==> tundra <==
Design testSlave, start of the top module:
module testSlave(input clk, input reset,
    input  S_AXI_RREADY,
    output S_AXI_RVALID,
    output[5:0] S_AXI_RID,
    output[31:0] S_AXI_RDATA,
    output[1:0] S_AXI_RRESP,
    output S_AXI_RLAST,
    output S_AXI_ARREADY,
    input  S_AXI_ARVALID,
    input [5:0] S_AXI_ARID,
    input [5:0] S_AXI_ARADDR,
    input [7:0] S_AXI_ARLEN,
    input [2:0] S_AXI_ARSIZE,
    input [1:0] S_AXI_ARBURST,
    output S_AXI_WREADY,
    input  S_AXI_WVALID,
    input [31:0] S_AXI_WDATA,
    input [3:0] S_AXI_WSTRB,
    input  S_AXI_WLAST,
    output S_AXI_AWREADY,
    input  S_AXI_AWVALID,
    input [5:0] S_AXI_AWID,
    input [5:0] S_AXI_AWADDR,
    input [7:0] S_AXI_AWLEN,
    input [2:0] S_AXI_AWSIZE,
    input [1:0] S_AXI_AWBURST,
    input  S_AXI_BREADY,
    output S_AXI_BVALID,
    output[5:0] S_AXI_BID,
    output[1:0] S_AXI_BRESP
);
Settings: LEC_CHECK=0, CAP_MARGIN=10, CELL_PAD_IN_SITES_GLOBAL_PLACEMENT=2, CORE_ASPECT_RATIO=1.95, CORE_MARGIN=2, CORE_UTILIZATION=19, CTS_CLUSTER_SIZE=12, MAX_ROUTING_LAYER=met5, MIN_ROUTING_LAYER=met2, PLACE_DENSITY_LB_ADDON=0.15, SLEW_MARGIN=25, TNS_END_PERCENT=50; clock period 3.34 ns.
run.sh (not shown) runs the stock make flow with config.mk's settings and CLKGATE_MAP_FILE=.
==> inputs of raven, as changes to tundra <==
Settings changed: CAP_MARGIN 10 to 40, CELL_PAD_IN_SITES_GLOBAL_PLACEMENT 2 to default, CORE_ASPECT_RATIO 1.95 to default, CORE_UTILIZATION 19 to 72, CTS_CLUSTER_SIZE 12 to 37, MAX_ROUTING_LAYER met5 to default, MIN_ROUTING_LAYER met2 to default, PLACE_DENSITY from default to 0.35, PLACE_DENSITY_LB_ADDON 0.15 to default, SETUP_SLACK_MARGIN from default to 0.4, SLEW_MARGIN 25 to 20, TNS_END_PERCENT 50 to default.
==> flow/constraint.sdc (replaced) <==
create_clock -name core_clock -period 1.67 [get_ports {clk}]
set_input_delay 0.3340 -clock core_clock [delete_from_list [all_inputs] [get_ports {clk}]]
set_output_delay 0.3340 -clock core_clock [all_outputs]
set_load 0.01 [all_outputs]
==> comparison <==
- tundra completed without violations. raven never finished: it broke off in global routing with ODB-0269.
- In synthesized area, tundra and raven do not differ.
- In die area, tundra is at 3.7 times the value of raven.
- Synthesized cell count is the same in raven and tundra.
==> figures <==
Placeable Area: raven 36300 sq um; tundra 137000 sq um
Initial core utilization: raven 72.4%; tundra 19.2%
Number of cells upsized or downsized after cts: raven 142; tundra 0
And-or/or-and share of the synthesized area: raven 7.62%; tundra 7.62%
XORs/XNORs by Area: raven 0.532%; tundra 0.532%
Chip area: raven 38100 sq um; tundra 142000 sq um
Rows: raven 70; tundra 190
Die Ht: raven 195 microns; tundra 524 microns
Number of cells in the design after placement: raven 2656; tundra 3840
Post-CTS Setup Repair Bufs: raven 59; tundra 0
Pre-CTS setup slack: raven -0.761 ns; tundra 0.386 ns
Dominant synthesized flop cell: raven sky130_fd_sc_hd__edfxtp_1; tundra sky130_fd_sc_hd__edfxtp_1
Half-perimeter wire length of the detailed placement result: raven 46.4 mm; tundra 56.0 mm
Final estimated routing congestion in global placement: raven 0.885; tundra 0.718
Cell with the most instances after synthesis: raven sky130_fd_sc_hd__edfxtp_1; tundra sky130_fd_sc_hd__edfxtp_1
Status: raven stopped before the end; tundra no timing/DRC/antenna violations
Stage where the flow stopped: raven global routing; tundra -
Horiz. Die Dim: raven 195 microns; tundra 271 microns
Adder and majority cell fraction of the synthesized area: raven 0.950%; tundra 0.950%
Placed Area: raven 30200 sq um; tundra 30200 sq um
CTS Buf Count: raven 57; tundra 59

==> quartz <==
Starting RTL as in the previous note.
make LEC_CHECK=0 ABC_AREA=1 CAP_MARGIN=40 CORE_MARGIN=2 CORE_UTILIZATION=72 CTS_CLUSTER_DIAMETER=275 CTS_CLUSTER_SIZE=10 PLACE_DENSITY_LB_ADDON=0.09 SETUP_SLACK_MARGIN=0.54 SLEW_MARGIN=20 finish   # period 1.85 ns
==> cedar (differences from quartz) <==
Settings changed: ABC_AREA 1 to unset, CAP_MARGIN 40 to 5, CTS_CLUSTER_DIAMETER 275 to 58, CTS_CLUSTER_SIZE 10 to 41, PLACE_DENSITY set to 0.65, PLACE_DENSITY_LB_ADDON 0.09 to unset, SETUP_SLACK_MARGIN 0.54 to -0.2.
==> flow/constraint.sdc (replaced) <==
create_clock -name core_clock -period 2.26 [get_ports {clk}]
set_input_delay 0.4520 -clock core_clock [delete_from_list [all_inputs] [get_ports {clk}]]
set_output_delay 0.4520 -clock core_clock [all_outputs]
set_load 0.01 [all_outputs]
==> summary.txt <==
yosys + openroad results -> outcome finished with violations, smallest setup slack after layout -0.123 ns, # setup viols final 119, violated layout checks negative setup slack
That was cedar.
==> summary.txt <==
run metrics: clk buf depth 3, run-stopping error [ERROR DPL-0038] Utilization greater than 100%, impossible to legalize, top comb family, area simple AND/OR/NAND/NOR gates, width of the chip around 190 um, main flop type after synthesis edfxtp_1, outcome aborted with a tool error, Core Box Area ~36000 um^2, Place WS -0.490 ns, halt point of the flow global routing (5_1_grt)
That was quartz.

==> build 54: inputs <==
Starting RTL as in the previous note.
make LEC_CHECK=0 ABC_AREA=1 CAP_MARGIN=20 CORE_MARGIN=2 CORE_UTILIZATION=70 CTS_CLUSTER_DIAMETER=275 PLACE_DENSITY=0.6 SLEW_MARGIN=20 finish   # period 2.41 ns
==> build 13 (differences from build 54) <==
- ABC_AREA: 1 -> unset
- CAP_MARGIN: 20 -> 40
- CORE_UTILIZATION: 70 -> 69
- CTS_CLUSTER_DIAMETER: 275 -> unset
- CTS_CLUSTER_SIZE: unset -> 37
- PLACE_DENSITY: 0.6 -> unset
- SETUP_SLACK_MARGIN: unset -> 0.4
==> flow/constraint.sdc (replaced) <==
create_clock -name core_clock -period 1.67 [get_ports {clk}]
set_input_delay 0.3340 -clock core_clock [delete_from_list [all_inputs] [get_ports {clk}]]
set_output_delay 0.3340 -clock core_clock [all_outputs]
set_load 0.01 [all_outputs]
==> results.yml <==
# implementation run metrics
floorplan:
  floorplanUtilization_pct: 69.9
timing:
  setup_ws_ns: -0.757
  final_setup_violation_count: 1171
outcome:
  status: "finished with violations"
  check.faults: "negative setup slack"
yosys:
  netlist_area_um2: 26300
pwr:
  power_switching_uw: 9070
  p_seq_share_pct: 48.9
the above is filed under build 13

==> results.yml <==
# implementation run metrics
floorplan:
  floorplanUtilization_pct: 71.4
timing:
  final_setup_violation_count: 0
  setup_ws_ns: 0.0766
outcome:
  status: "complete, no violations"
pwr:
  p_seq_share_pct: 49.9
the above is filed under build 54

Power and IR drop assume default switching activity.
